## job 6362
## DSP
module DSP(A,B,C,D,CARRYIN,M,P,CARRYOUT,CARRYOUTF,CLK,OPMODE,
CEA,CEB,CEC,CED,CECARRYIN,CEM,CEP,CEOPMODE,
RSTA,RSTB,RSTC,RSTD,RSTCARRYIN,RSTM,RSTP,RSTOPMODE,
BCOUT,PCIN,PCOUT);
For scale: about 330 I/O pins, about 0.031 mm2 of cells after synthesis.
==> flow/config.mk <==
export PLATFORM = sky130hd
export DESIGN_NAME = DSP
export DESIGN_NICKNAME = DSP
export VERILOG_FILES = /design/flow/design.v
export SDC_FILE = /design/flow/constraint.sdc
export NUM_CORES = 4
export LEC_CHECK = 0
export ABC_AREA = 1
export CAP_MARGIN = 15
export CORE_ASPECT_RATIO = 0.5
export CORE_MARGIN = 7
export CORE_UTILIZATION = 55
export CTS_CLUSTER_DIAMETER = 351
export CTS_CLUSTER_SIZE = 75
export GPL_ROUTABILITY_DRIVEN = 0
export MAX_ROUTING_LAYER = met5
export PLACE_DENSITY = 0.81
export SETUP_SLACK_MARGIN = -0.48
export SLEW_MARGIN = 20
export TNS_END_PERCENT = 45
==> flow/constraint.sdc <==
create_clock -name core_clock -period 7.37 [get_ports {CLK}]
set_input_delay 1.4740 -clock core_clock [delete_from_list [all_inputs] [get_ports {CLK}]]
set_output_delay 1.4740 -clock core_clock [all_outputs]
set_load 0.01 [all_outputs]
run.sh (not shown) runs the stock make flow with config.mk's settings and CLKGATE_MAP_FILE=.
Job 6362 was carried through to the last stage, and its layout satisfied the timing, design-rule and antenna checks.
--- input diff job 6362..job 6749 ---
Settings: MAX_ROUTING_LAYER: met5 -> met4; CTS_CLUSTER_DIAMETER: 351 -> unset; SETUP_SLACK_MARGIN: -0.48 -> unset; CORE_MARGIN: 7 -> 2; PLACE_DENSITY: 0.81 -> unset; PLACE_DENSITY_LB_ADDON: unset -> 0.02; CORE_ASPECT_RATIO: 0.5 -> 0.98; CORE_UTILIZATION: 55 -> 59; the clock period (ns, I/O delays scaled along): 7.37 -> 5.1.
## What came out
- Changes observed in job 6749 relative to job 6362: total chip power went up; critical path depth lower; clock share of power lower.
- Job 6749: slew of the pin with the lowest slew margin higher than job 6362
- Complete run, failing final checks: job 6749, reason setup timing.
- Cell area | job 6749 vs job 6362 | job 6749 larger
- Going from job 6362 to job 6749, clock power grows by 40%.
- Job 6749 vs. job 6362: first-pass GRT wire length dropped 0.56%; core outline area dropped 0.0040 mm2.
- Min sequential share of layout area across job 6362 and job 6749: job 6749
The following lists how job 6132 was set up differently from job 6749:
Settings: an added PLACE_DENSITY of 0.6; a change of CORE_UTILIZATION from 59 to 68; a change of CAP_MARGIN from 15 to 20; a deleted CTS_CLUSTER_SIZE that had been 75; a deleted CORE_ASPECT_RATIO that had been 0.98; a deleted PLACE_DENSITY_LB_ADDON that had been 0.02; a deleted MAX_ROUTING_LAYER that had been met4; a deleted TNS_END_PERCENT that had been 45; a deleted GPL_ROUTABILITY_DRIVEN that had been 0; a change of the clock period (ns, I/O delays scaled along) from 5.1 to 8.01.
--- outcome ---
- No stage failed in job 6132, and the final checks on the layout all came back clean.
- Per the comparison of job 6132 with job 6749, total number of cells along the worst setup path has decreased, clock buffer count in the final layout level, leakage power saw a decrease, routed wire length grew by 6500 um.
- Compared with job 6749, in job 6132 combinational share of power decreased 4.1 points; length of routed met2 wiring increased 4.3%.
- Relative to job 6749, number of well taps decreased by about 12% in job 6132.
- Job 6132 consumes less power than job 6749 does.
- As of job 6132, wire length of the first global-routing pass had risen by a few percent compared to job 6749.
- Lower half-perimeter wire length after placement goes to job 6749 over job 6132.
- Comparing job 6132 and job 6749, the higher achievable frequency is on job 6749.
The inputs of job 2626 differ from those of job 6132 as listed below.
Settings: putting CTS_CLUSTER_SIZE at 87 where nothing was set; putting MAX_ROUTING_LAYER at met4 where nothing was set; clearing ABC_AREA, which used to be 1; putting CTS_CLUSTER_DIAMETER at 43 where nothing was set; swapping 8.01 for 5.3 in the clock period (ns, I/O delays scaled along).
==> results <==
Job 2626 failed in global routing (5_1_grt) with GRT-0232. Relative to job 6132, area of the core region decreased by about 10% in job 2626. [compare] base=job 6132 new=job 2626: die area went down by 10%, total cell area reported by yosys after synthesis fell 10%, xor-xnor portion of the synthesized cell area climbed 2.4 points, clock sink count saw little to no change. Row number of placement rows: job 2626 lower / job 6132 higher. Post-cts hold buffer count: job 6132 vs job 2626 — no meaningful difference. Summary of the comparison: simple-gate share of the synthesized area is lower in job 2626, relative to job 6132.

## run A
Starting RTL as in the previous note.
export LEC_CHECK = 0
export ABC_AREA = 1
export CAP_MARGIN = 20
export CORE_MARGIN = 2
export CORE_UTILIZATION = 40
export CTS_CLUSTER_DIAMETER = 381
export CTS_CLUSTER_SIZE = 44
export MAX_ROUTING_LAYER = met4
export SETUP_SLACK_MARGIN = -0.74
export SLEW_MARGIN = 20
create_clock -name core_clock -period 8.0 [get_ports {CLK}]
Setup changes, run A to run B
- a change of CORE_UTILIZATION from 40 to 70
- an added TNS_END_PERCENT of 5
- an added CORE_ASPECT_RATIO of 1.76
Notes after the runs:
In the floorplan summary, run B is listed with a die area less than that of run A.
For area fraction in and, or, nand and nor cells after synthesis, run A and run B come out practically identical.
Part of the total power dissipated in combinational logic ended up 0.3 points higher on run B than on run A.
The number of DRC markers after the initial detailed-route iteration of run B exceeds that of run A by 73%.
Run B vs run A: wire length on met2 down by a few percent
Run A → run B: length of routed wiring on met1 now smaller; number of core rows moved up; die height barely changed.
Area overhead of the layout relative to synthesis for run B: 2.3 points down relative to run A
In the metrics for run B and run A, the one carrying the lower detailed-route via count is run A.
Fraction of power spent switching nets (higher): run B
--- input diff run B..run C ---
- PLACE_DENSITY newly set to 0.37
- CORE_UTILIZATION changed from 70 to 40
- CORE_ASPECT_RATIO changed from 1.76 to 0.5
Notes after the runs:
Run C | stages: all done | timing, DRC, antenna: all pass. Sort run B and run C by setup slack asc -> top: run B. Relative to run B, part of the power in combinational logic has decreased by 1.4 points in run C. From run B to run C, flip-flop count did not move at all. Lower number of global-route vias before repair goes to run C over run B. Cmp run C vs run B: final cell count higher in run C. Compared run C vs run B, and met2 global-route usage is down in run C. Run comparison: run B first element of the critical path B1REG_INST.out[10]; run C first element of the critical path B1REG_INST.out[6]. Compared with run B, run C shows upper clock frequency limit higher by about 3%. Number of clock buffer instances in the layout on run C is up relative to run B. In terms of leakage power, run B and run C differ only marginally.
Power figures rest on the tool's default switching activity, not on a simulated workload.
